==> inputs of trial 17 <==
Design argmax16, start of the top module:
module argmax16 (
  input  logic         clk,
  input  logic         rstn,        
  input  logic         in_valid,
  input  logic [255:0] in_data,     
  output logic         out_valid,
  output logic [3:0]   out_idx
);
make LEC_CHECK=0 ABC_AREA=0 CAP_MARGIN=0 CELL_PAD_IN_SITES_GLOBAL_PLACEMENT=3 CORE_ASPECT_RATIO=0.61 CORE_MARGIN=10 CORE_UTILIZATION=40 CTS_CLUSTER_SIZE=91 GPL_TIMING_DRIVEN=0 HOLD_SLACK_MARGIN=0.05 MAX_ROUTING_LAYER=met4 SLEW_MARGIN=20 TNS_END_PERCENT=55 finish   # period 7.15 ns
run.sh (not shown) runs the stock make flow with config.mk's settings and CLKGATE_MAP_FILE=.
==> inputs of trial 82, as changes to trial 17 <==
ABC_AREA = 1   (was 0)
CAP_MARGIN = 15   (was 0)
CELL_PAD_IN_SITES_GLOBAL_PLACEMENT = 2   (was 3)
CORE_ASPECT_RATIO = 1.11   (was 0.61)
CORE_MARGIN = 3   (was 10)
CORE_UTILIZATION = 63   (was 40)
CTS_CLUSTER_SIZE = 88   (was 91)
HOLD_SLACK_MARGIN = unset   (was 0.05)
MAX_ROUTING_LAYER = met5   (was met4)
MIN_ROUTING_LAYER = met1   (was unset)
PLACE_DENSITY_LB_ADDON = 0.14   (was unset)
TNS_END_PERCENT = 65   (was 55)
==> flow/constraint.sdc (replaced) <==
create_clock -name core_clock -period 4.86 [get_ports {clk}]
set_input_delay 0.9720 -clock core_clock [delete_from_list [all_inputs] [get_ports {clk}]]
set_output_delay 0.9720 -clock core_clock [all_outputs]
set_load 0.01 [all_outputs]
==> comparison table <==
	trial 17	trial 82
Share of cell area taken by muxes after synthesis	7.38%	0%
Mapped cell area	13800 sq um	15100 sq um
Top-area cell share	37.7%	34.5%
Avg Inst Size Synth	9.64 sq um	7.56 sq um
Most instantiated library cell after synthesis	dfxtp_1	nand2_1
Synthesized Nets	1933	2492
Part of the Yosys area used for sequential elements	38.0%	34.9%
Synth Area in Simple Gates	10.2%	31.2%
Horizontal die dimension	258 um	153 um
Starting density of the core	40.3%	64.2%
Post-synthesis share of cell area spent on full adders, half adders and majority gates	21.7%	19.9%
Floorplan die height	165 um	169 um
Outcome	failed layout checks	aborted with a tool error
Last stage reached	-	global placement without I/O (3_1_place_gp_skip_io)
Violated checks	negative setup slack	-
XOR-XNOR Cells, Area Fraction	0%	0%
Mapped Cells	1434	1993
Area of the chip	42600 sq um	25800 sq um
Synth area leader	dfxtp_1	dfxtp_1
Yosys warning count	4	4
Synthesis area per yosys	13800 sq um	15100 sq um
Cell Type Count	55	32
Cell total in the yosys stat output	1434	1993
FF+latch count, synth	262	262
Total number of placement rows	53	59
Total core area	34300 sq um	23500 sq um
Prevailing post-synth register cell	dfxtp_1	dfxtp_1
Area fraction in compound gates	17.3%	5.98%

---

==> inputs of job 3452 <==
argmax16 again, from the RTL that the note above started with.
Settings: LEC_CHECK=0, CAP_MARGIN=20, CORE_MARGIN=2, CORE_UTILIZATION=62, CTS_CLUSTER_DIAMETER=382, CTS_CLUSTER_SIZE=98, PLACE_DENSITY=0.36, SETUP_SLACK_MARGIN=0.7, SLEW_MARGIN=20; clock period 3.99 ns.
==> job 6165: changes against job 3452 <==
Settings changed: CORE_UTILIZATION 62 to 40, CTS_CLUSTER_DIAMETER 382 to unset, CTS_CLUSTER_SIZE 98 to unset, PLACE_DENSITY 0.36 to unset, SETUP_SLACK_MARGIN 0.7 to unset.
==> flow/constraint.sdc (replaced) <==
create_clock -name core_clock -period 8.5 [get_ports {clk}]
set_input_delay 1.7000 -clock core_clock [delete_from_list [all_inputs] [get_ports {clk}]]
set_output_delay 1.7000 -clock core_clock [all_outputs]
set_load 0.01 [all_outputs]
==> deck_impl_summary.md <==
Synthesis and Place & Route Summary

Die
  – Core Region: 0.0343 mm²
  – Chip area: 0.0361 mm²
  – Chip height: 190 µm
  – Die Span X: 190 µm

Placed design
  – Post-detail-place hpwl: 32.6 mm
  – Dpl cell area: 0.0170 mm²
  – Placed insts: 2137
  – Gpl congestion: 0.962

Outcome
  – Run status: timing/DRC/antenna clean
Source of the figures above: job 6165

==> deck_impl_summary.md <==
Key Metrics from the Run

Outcome
  – Run status: stopped before the end
  – Stopping stage: clock tree synthesis
  – Stop err: [ERROR DPL-0033] detailed placement checks failed during check placement.

Yosys
  – Post-synth EDFFs: 0
  – Mapped Cells: 1434
  – Cells in synth_stat.txt: 1434
  – Synth Register Bits: 262
  – Warnings from Yosys: 4
  – AND/OR/NAND/NOR Cells, Area Fraction: 10.2%

Die
  – Core Region: 0.0218 mm²
  – Chip height: 153 µm
  – Die Span X: 153 µm
  – Std cell rows: 54
  – Chip area: 0.0235 mm²

Placed design
  – Post-detail-place hpwl: 39.7 mm
  – Placed insts: 2290
  – Port buffer count: 263
  – Gpl congestion: 1.01
Source of the figures above: job 3452


---

==> inputs of build 23 <==
==> flow/design.v <==
module comparator 
#(
  parameter DATA_WIDTH  = 16,
  parameter BINARY_TREE = 1,
  parameter NUM_INPUTS  = 16
)
(
  input  logic [NUM_INPUTS-1:0][DATA_WIDTH-1 : 0] cmp_ip,
  output logic [$clog2(NUM_INPUTS)-1 :0]  out
);
  generate if (BINARY_TREE == 0) begin
    always_comb begin
      out      = '0;
      for (int i =0; i < NUM_INPUTS; ++i) begin
        if (cmp_ip[i] > cmp_ip[out]) begin
          out      = i;
        end
      end
    end
  end else begin
    logic [$clog2(NUM_INPUTS)-1 : 0] out_stg[$clog2(NUM_INPUTS) + 1][NUM_INPUTS];
    logic [DATA_WIDTH-1 : 0]         cmp_stg[$clog2(NUM_INPUTS) + 1][NUM_INPUTS];
    always_comb begin
      for (int i = 0; i < NUM_INPUTS; i++) begin
        cmp_stg[0][i]  = cmp_ip[i];
        out_stg[0][i]  = i;
      end
      for (int i = 0;i < $clog2(NUM_INPUTS); i++) begin
        for (int j = 0;j < NUM_INPUTS; ++j) begin
          out_stg[i+1][j]    = 'X;
          cmp_stg[i+1][j]    = 'X;
        end
      end
      for (int i = 0;i < $clog2(NUM_INPUTS); i++) begin
        for (int j = 0;j < (NUM_INPUTS/2**i); j= j+2) begin
          if (cmp_stg[i][j] > cmp_stg[i][j+1]) begin
            out_stg[i+1][j/2]    = out_stg[i][j];
            cmp_stg[i+1][j/2]    = cmp_stg[i][j];
          end else begin
            out_stg[i+1][j/2]    = out_stg[i][j+1];
            cmp_stg[i+1][j/2]    = cmp_stg[i][j+1];
          end
        end
      end
      out   = out_stg[$clog2(NUM_INPUTS)][0];
    end
  end
  endgenerate
endmodule
module argmax16 (
  input  logic         clk,
  input  logic         rstn,        
  input  logic         in_valid,
  input  logic [255:0] in_data,     
  output logic         out_valid,
  output logic [3:0]   out_idx
);
  logic [255:0] data_q;
  logic         valid_q;
  logic [3:0]   idx_c;
  always_ff @(posedge clk or negedge rstn) begin
    if (!rstn) begin
      valid_q   <= 1'b0;
      out_valid <= 1'b0;
    end else begin
      valid_q   <= in_valid;
      out_valid <= valid_q;
    end
  end
  always_ff @(posedge clk) begin
    data_q  <= in_data;
    out_idx <= idx_c;
  end
  comparator #(
    .DATA_WIDTH  (16),
    .BINARY_TREE (1),
    .NUM_INPUTS  (16)
  ) u_cmp (
    .cmp_ip (data_q),
    .out    (idx_c)
  );
endmodule
==> flow/run.sh <==
#!/bin/bash
# the make line also repeats each setting of config.mk as NAME=value (left out here)
make -C /OpenROAD-flow-scripts/flow DESIGN_CONFIG=/design/flow/config.mk WORK_HOME=/design/flow/orfs CLKGATE_MAP_FILE= finish
==> flow/config.mk <==
export PLATFORM = sky130hd
export DESIGN_NAME = argmax16
export DESIGN_NICKNAME = argmax16
export VERILOG_FILES = /design/flow/design.v
export SDC_FILE = /design/flow/constraint.sdc
export NUM_CORES = 4
export LEC_CHECK = 0
export CAP_MARGIN = 0
export CORE_ASPECT_RATIO = 0.87
export CORE_MARGIN = 10
export CORE_UTILIZATION = 40
export CTS_CLUSTER_SIZE = 91
export GPL_TIMING_DRIVEN = 0
export HOLD_SLACK_MARGIN = 0.05
export MAX_ROUTING_LAYER = met4
export SETUP_SLACK_MARGIN = 0.77
export SLEW_MARGIN = 20
==> flow/constraint.sdc <==
create_clock -name core_clock -period 7.15 [get_ports {clk}]
set_input_delay 1.4300 -clock core_clock [delete_from_list [all_inputs] [get_ports {clk}]]
set_output_delay 1.4300 -clock core_clock [all_outputs]
set_load 0.01 [all_outputs]
==> inputs of trial 98, as changes to build 23 <==
CAP_MARGIN = 20   (was 0)
CORE_ASPECT_RATIO = not set   (was 0.87)
CORE_MARGIN = 2   (was 10)
CORE_UTILIZATION = 58   (was 40)
CTS_CLUSTER_SIZE = not set   (was 91)
GPL_TIMING_DRIVEN = not set   (was 0)
HOLD_SLACK_MARGIN = not set   (was 0.05)
MAX_ROUTING_LAYER = not set   (was met4)
SETUP_SLACK_MARGIN = not set   (was 0.77)
==> flow/constraint.sdc (replaced) <==
create_clock -name core_clock -period 4.43 [get_ports {clk}]
set_input_delay 0.8860 -clock core_clock [delete_from_list [all_inputs] [get_ports {clk}]]
set_output_delay 0.8860 -clock core_clock [all_outputs]
set_load 0.01 [all_outputs]
==> inputs of trial 80, as changes to build 23 <==
ABC_AREA = 1   (was not set)
CAP_MARGIN = 20   (was 0)
CORE_ASPECT_RATIO = not set   (was 0.87)
CORE_MARGIN = 2   (was 10)
CORE_UTILIZATION = 72   (was 40)
CTS_CLUSTER_DIAMETER = 381   (was not set)
CTS_CLUSTER_SIZE = 36   (was 91)
GPL_TIMING_DRIVEN = not set   (was 0)
HOLD_SLACK_MARGIN = 0.3   (was 0.05)
MAX_ROUTING_LAYER = not set   (was met4)
PLACE_DENSITY_LB_ADDON = 0.13   (was not set)
SETUP_SLACK_MARGIN = 1.11   (was 0.77)
==> flow/constraint.sdc (replaced) <==
create_clock -name core_clock -period 3.77 [get_ports {clk}]
set_input_delay 0.7540 -clock core_clock [delete_from_list [all_inputs] [get_ports {clk}]]
set_output_delay 0.7540 -clock core_clock [all_outputs]
set_load 0.01 [all_outputs]
==> impl_metrics.py <==
# Generated from Yosys and OpenROAD reports
metrics = {
    "floorplanning": {
        "core_mm2": 0.0204,
        "die_x_um": 149,
        "row_count": 52,
    },
    "placed_design": {
        "globalplace.congestion": 0.973,
    },
    "yosys": {
        "synth.distinct_cells": 32,
        "synthAoiAreaFrac_pct": 5.98,
        "adder_share_pct": 19.9,
        "top_logic_kind": "simple AND/OR/NAND/NOR gates",
        "netlist.area_leader.share_pct": 34.5,
        "synthesis.area_mm2": 0.0151,
        "simple_gate_share_pct": 31.2,
        "ys_seq_share_pct": 34.9,
    },
    "status": {
        "outcome": "aborted with a tool error",
        "error_line": "[ERROR DPL-0038] Utilization greater than 100%, impossible to legalize",
        "haltStage": "detailed placement",
    },
}
the above is filed under trial 80

==> impl_metrics.py <==
# Generated from Yosys and OpenROAD reports
metrics = {
    "status": {
        "outcome": "aborted with a tool error",
        "haltStage": "global routing",
        "error_line": "[ERROR DPL-0038] Utilization greater than 100%, impossible to legalize",
    },
    "yosys": {
        "synthAoiAreaFrac_pct": 17.3,
        "synth.distinct_cells": 55,
        "async_flop_share_pct": 0.763,
        "adder_share_pct": 21.7,
        "synthesis.area_mm2": 0.0138,
        "netlist.area_leader.share_pct": 37.7,
        "top_logic_kind": "adder cells",
        "ys_seq_share_pct": 38.0,
        "simple_gate_share_pct": 10.2,
    },
    "placed_design": {
        "globalplace.congestion": 0.993,
        "dp.cells": 2345,
    },
    "floorplanning": {
        "row_count": 56,
        "core_mm2": 0.0234,
    },
    "clocking": {
        "post_cts.repair.setup_buffers": 52,
    },
}
the above is filed under trial 98

==> impl_metrics.py <==
# Auto-generated metrics
metrics = {
    "status": {
        "outcome": "finished with violations",
        "check-failures": "setup timing",
    },
    "yosys": {
        "simple_gate_share_pct": 10.2,
        "netlist.area_leader.share_pct": 37.7,
        "synth.distinct_cells": 55,
        "ys_seq_share_pct": 38.0,
        "top_logic_kind": "adder cells",
        "synthesis.area_mm2": 0.0138,
    },
    "final_timing": {
        "setup_slack_ps": -16.3,
        "setup_violations": 1,
    },
    "placed_design": {
        "globalplace.congestion": 0.910,
    },
    "floorplanning": {
        "row_count": 63,
    },
}
the above is filed under build 23

